==> inputs of v6 <==
==> flow/design.v <==
`timescale 1ns / 1ps
module xbip_dsp48_macro_0 (
    input wire                 CLK,
    input wire                 CE,
    input wire signed  [7:0]   A,
    input wire signed  [7:0]   B,
    input wire signed  [30:0]  C,
    output wire signed [31:0]  P
);
assign P = A * B + C;
endmodule
`timescale 1ns / 1ps
module MAC(
    input wire rstn_i,
    input wire clk_i,
    input wire dsp_enable_i,
    input wire dsp_valid_i,
    input wire signed [7:0] dsp_input_i,
    input wire signed [7:0] dsp_weight_i,
    output wire valid_o_d,
    output reg done_o,
    output wire signed [31:0] dsp_output_o
);
reg signed [30:0] partial_sum;     
reg signed [31:0] dsp_output;
wire signed [31:0] dsp_temp;
wire dsp_valid_o;
reg [1:0] dsp_valid_delay;
assign dsp_output_o = dsp_output;
assign dsp_valid_o = dsp_valid_delay[0];
assign valid_o_d = dsp_valid_delay[1];
always @(posedge clk_i or negedge rstn_i) begin
    if (!rstn_i) begin
        partial_sum <= 0;
    end else if (valid_o_d) begin
        partial_sum <= 0;
    end else begin
        partial_sum <= $signed ({dsp_temp[31],dsp_temp[29:0]});
    end 
end
always @(posedge clk_i or negedge rstn_i) begin
    if (!rstn_i) begin
        dsp_valid_delay <=0;
    end
    else begin
        dsp_valid_delay[0] <= dsp_valid_i;
        dsp_valid_delay[1] <= dsp_valid_delay[0];
    end
end
always @(posedge clk_i or negedge rstn_i) begin    
    if(!rstn_i) begin
        dsp_output <= 0;
        done_o <= 0;
    end
    else if (dsp_valid_o) begin
        dsp_output <= dsp_temp;
        done_o <= 1;
    end
    else begin
        dsp_output <=0;
        done_o <= 0;
    end
end 
xbip_dsp48_macro_0 DSP_for_MAC (
    .CLK(clk_i),              
    .CE(dsp_enable_i),        
    .A(dsp_input_i),          
    .B(dsp_weight_i),         
    .C(partial_sum),          
    .P(dsp_temp)              
);
endmodule
module Quantize
#(
    parameter WIDTH_INPUT       = 32, 
    parameter WIDTH_OUTPUT      = 8,
    parameter NUM_CALCULATE     = 8,
    parameter SCALIING_FACTOR   = 2408, 
    parameter QUANTIZE_BIT      = 8
)
(
    input wire                              clk_i,           
    input wire                              rstn_i,          
    input wire                              i_q_en,          
    input wire signed   [WIDTH_INPUT-1:0]   din_i,           
    output wire signed  [WIDTH_OUTPUT-1:0]  o_qout,          
    output wire                             o_qvalid,        
    output wire                             done_o           
);
    localparam LOCAL_COUNTER = $clog2(NUM_CALCULATE);  
    reg         [LOCAL_COUNTER-1:0] rCnt;                
    reg signed  [WIDTH_INPUT-1:0]   rScaled;             
    reg signed  [WIDTH_OUTPUT-1:0]  rClipped;            
    reg     rEn_delay;                                   
    reg     q_valid;                                     
    reg     q_done;                                      
    always @(posedge clk_i) begin
        if (!rstn_i) begin
            rEn_delay <= 0;                        
        end else begin
            rEn_delay <= i_q_en;                   
        end
    end
    always @(posedge clk_i or negedge rstn_i) begin
        if (!rstn_i) begin
            rScaled <= 0;                           
        end else if(din_i >= 0) begin
            rScaled <= (din_i + SCALIING_FACTOR / 2) / SCALIING_FACTOR;  
        end else begin
            rScaled <= (din_i - SCALIING_FACTOR / 2) / SCALIING_FACTOR;  
        end
    end
    always @(posedge clk_i) begin
        if (!rstn_i) begin
            q_valid <= 0;                          
            q_done  <= 0;                          
        end else if (rEn_delay) begin
            q_valid <= 1;                          
        end else if (rCnt == NUM_CALCULATE-2) begin
            q_done  <= 1;                           
        end else if (rCnt == NUM_CALCULATE-1) begin
            q_done  <= 0;                           
            q_valid <= 0;                          
        end
    end
    always @(posedge clk_i) begin
        if (!rstn_i) begin
            rCnt    <= 0;                              
        end else if(q_valid) begin
            rCnt <= rCnt + 1;                       
        end else begin
            rCnt <= 0;                              
        end
    end
    always @(posedge clk_i or negedge rstn_i) begin
        if (!rstn_i) begin
            rClipped <= 0;                          
        end else if (q_valid | rEn_delay) begin
            case(rScaled[QUANTIZE_BIT:QUANTIZE_BIT-1])
                2'b01:  begin
                    rClipped <= {(QUANTIZE_BIT-1){1'b1}};  
                end
                2'b10:  begin
                    rClipped <= {1'b1,{(QUANTIZE_BIT-1){1'b0}}};  
                end
                default:    begin
                    rClipped <= rScaled[QUANTIZE_BIT-1:0];  
                end
            endcase
        end else begin
            rClipped <= 0;                          
        end
    end    
    assign o_qvalid = q_valid;                     
    assign done_o   = q_done;                        
    assign o_qout   = rClipped;                      
endmodule
module Dequantize
#(
    parameter WIDTH_INPUT       = 32,
    parameter WIDTH_OUTPUT      = 32,
    parameter SCALIING_FACTOR_X = 2408,   
    parameter SCALIING_FACTOR_Y = 134,    
    parameter NUM_COUNTER_BIT   = 3,
    parameter NUM_CALCULATE     = 4
)
(
    input wire  clk_i,                               
    input wire  rstn_i,                              
    input wire signed   [WIDTH_INPUT-1:0]   din_i,   
    input wire  valid_i,                             
    output wire valid_o,                             
    output wire done_o,                              
    output wire signed  [WIDTH_OUTPUT-1:0]  dout_o   
);
    reg         [NUM_COUNTER_BIT-1:0]   rCnt;            
    reg signed  [WIDTH_OUTPUT-1:0]      rScaled;         
    reg         q_done;                                  
    reg [1:0]   valid_delay;                             
    always @(posedge clk_i or negedge rstn_i) begin
        if (!rstn_i) begin
            rScaled <= 0;
        end else begin
            rScaled <= din_i * SCALIING_FACTOR_X * SCALIING_FACTOR_Y; 
        end
    end
    always @(posedge clk_i or negedge rstn_i) begin
        if (!rstn_i) begin
            q_done <= 0;
        end else if (rCnt == NUM_CALCULATE-2) begin
            q_done <= 1;
        end else if (rCnt == NUM_CALCULATE-1) begin
            q_done <= 0;
        end
    end
    always @(posedge clk_i or negedge rstn_i) begin
        if (!rstn_i) begin
            rCnt <= 0;
        end else if (valid_o) begin
            rCnt <= rCnt + 1;
        end else begin
            rCnt <= 0;
        end
    end
    always @(posedge clk_i or negedge rstn_i) begin
        if (!rstn_i) begin
            valid_delay <= 0;
        end else begin
            valid_delay[0] <= valid_i;
            valid_delay[1] <= valid_delay[0];
        end
    end
    assign done_o = q_done;
    assign valid_o = valid_delay[1];
    assign dout_o = rScaled;
endmodule
module top(
    input wire                  clk_i,           
    input wire                  rstn_i,          
    input wire                  start_i,         
    input wire signed   [31:0]  vector_x_i,      
    input wire signed   [31:0]  quant_w_i,       
    output wire                 done_o,          
    output wire signed  [31:0]  dout_o           
);
wire quantize_done;                        
wire dequantize_done;                      
wire signed [7:0]   quantized_data;          
wire signed [31:0]  mac_out [3:0];           
reg signed  [31:0]  mac_o [3:0];             
wire valid;                                
wire mac_done;                             
wire [3:0] mac_done_w;                     
assign mac_done = mac_done_w[0];
reg q_valid;                               
reg [31:0] q_in;                           
Quantize #(
    .WIDTH_INPUT(32), 
    .WIDTH_OUTPUT(8),
    .NUM_CALCULATE(8),                     
    .SCALIING_FACTOR(2408),                
    .QUANTIZE_BIT(8) 
) quantize_inst (
    .clk_i(clk_i),                         
    .rstn_i(rstn_i),                       
    .i_q_en(start_i),                      
    .din_i(vector_x_i),                    
    .o_qout(quantized_data),               
    .o_qvalid(valid),                      
    .done_o(quantize_done)                 
);
genvar i;
generate 
    for (i = 0; i < 4; i = i + 1) begin : mac_gen
        MAC mymac(
            .clk_i(clk_i),                 
            .rstn_i(rstn_i),               
            .dsp_enable_i(valid),          
            .dsp_valid_i(quantize_done),   
            .dsp_input_i(quantized_data),  
            .dsp_weight_i(quant_w_i[32-1-8*i:32-8*(i+1)]),  
            .done_o(mac_done_w[i]),        
            .dsp_output_o(mac_out[i])      
        );
        always @(posedge clk_i or negedge rstn_i) begin
            if (!rstn_i) begin
                mac_o[i] <= 0;             
            end else if (mac_done) begin
                mac_o[i] <= mac_out[i];    
            end
        end
    end
endgenerate
Dequantize #(
    .WIDTH_INPUT(32),                      
    .WIDTH_OUTPUT(32), 
    .SCALIING_FACTOR_X(2408), 
    .SCALIING_FACTOR_Y(134),
    .NUM_COUNTER_BIT(3),                   
    .NUM_CALCULATE(4) 
) dequantize_inst (
    .clk_i(clk_i),                         
    .rstn_i(rstn_i),                       
    .din_i(q_in),                          
    .valid_i(q_valid),                     
    .done_o(dequantize_done),              
    .dout_o(dout_o)                        
);
reg [1:0] qCnt;                            
always @(posedge clk_i or negedge rstn_i) begin
    if (!rstn_i) begin
        qCnt <= 0;                         
    end else if (q_valid) begin
        qCnt <= qCnt + 1;                  
    end
end
always @(posedge clk_i or negedge rstn_i) begin
    if (!rstn_i) begin
        q_valid <= 0;                      
    end else if (mac_done) begin
        q_valid <= 1;                      
    end else if (qCnt == 3) begin
        q_valid <= 0;                      
    end
end
always @(posedge clk_i or negedge rstn_i) begin
    if (!rstn_i) begin
        q_in <= 0;                         
    end else if (q_valid) begin
        q_in <= mac_o[qCnt];               
    end else begin
        q_in <= 0;                         
    end
end
assign done_o = dequantize_done ? 1 : 0;   
endmodule
==> flow/run.sh <==
#!/bin/bash
# the make line also repeats each setting of config.mk as NAME=value (left out here)
make -C /OpenROAD-flow-scripts/flow DESIGN_CONFIG=/design/flow/config.mk WORK_HOME=/design/flow/orfs CLKGATE_MAP_FILE= finish
==> flow/config.mk <==
export PLATFORM = sky130hd
export DESIGN_NAME = top
export DESIGN_NICKNAME = top
export VERILOG_FILES = /design/flow/design.v
export SDC_FILE = /design/flow/constraint.sdc
export NUM_CORES = 4
export LEC_CHECK = 0
export CAP_MARGIN = 20
export CORE_MARGIN = 2
export CORE_UTILIZATION = 72
export CTS_CLUSTER_SIZE = 10
export SETUP_SLACK_MARGIN = 1.38
export SLEW_MARGIN = 20
==> flow/constraint.sdc <==
create_clock -name core_clock -period 5.78 [get_ports {clk_i}]
set_input_delay 1.1560 -clock core_clock [delete_from_list [all_inputs] [get_ports {clk_i}]]
set_output_delay 1.1560 -clock core_clock [all_outputs]
set_load 0.01 [all_outputs]
==> v3: changes against v6 <==
CORE_UTILIZATION = 27   (was 72)
CTS_CLUSTER_SIZE = not set   (was 10)
SETUP_SLACK_MARGIN = not set   (was 1.38)
==> flow/constraint.sdc (replaced) <==
create_clock -name core_clock -period 31.4 [get_ports {clk_i}]
set_input_delay 6.2800 -clock core_clock [delete_from_list [all_inputs] [get_ports {clk_i}]]
set_output_delay 6.2800 -clock core_clock [all_outputs]
set_load 0.01 [all_outputs]
==> v5: changes against v6 <==
CAP_MARGIN = 5   (was 20)
CTS_CLUSTER_SIZE = not set   (was 10)
PLACE_DENSITY = 0.66   (was not set)
SETUP_SLACK_MARGIN = 3.1   (was 1.38)
==> flow/constraint.sdc (replaced) <==
create_clock -name core_clock -period 13.4 [get_ports {clk_i}]
set_input_delay 2.6800 -clock core_clock [delete_from_list [all_inputs] [get_ports {clk_i}]]
set_output_delay 2.6800 -clock core_clock [all_outputs]
set_load 0.01 [all_outputs]
==> results <==
metric                                                                        v6                                         v5                                   v3
Data buffer area share                                                         -                                      14.5%                                2.69%
Crit path launch type                                                          -                                 input port                           input port
Area added between synthesis and finish                                        -                                      29.1%                                11.3%
Critical path launch point                                                     -                             vector_x_i[19]                       vector_x_i[31]
Hold endpoint                                                                  -        mac_gen[3].mymac.dsp_valid_delay[0]  mac_gen[3].mymac.dsp_valid_delay[0]
Buffer-and-inverter tally for the worst setup path                             -                                         18                                    5
Worst max-slew margin expressed relative to the limit                          -                                     -29.8%                                26.7%
Largest net degree at the start of global routing                              -                                        179                                  157
Result of the run                                      aborted with a tool error                   finished with violations             timing/DRC/antenna clean
Last stage reached                                          clock tree synthesis                                          -                                    -
Reasons for failing layout checks                                              -  max-slew violations, negative setup slack                                    -
Flip-flop and latch share of the layout cell area                              -                                      18.1%                                21.0%
Fp_density                                                                 72.5%                                      72.5%                                27.2%
HPWL after detailed placement                                             123 mm                                    92.3 mm                              81.1 mm
Site Rows                                                                     92                                         92                                  150
Detailed-route wire length on metal 1                                          -                                    56.9 mm                              49.7 mm
Worst Path Required                                                            -                                   13860 ps                             31840 ps
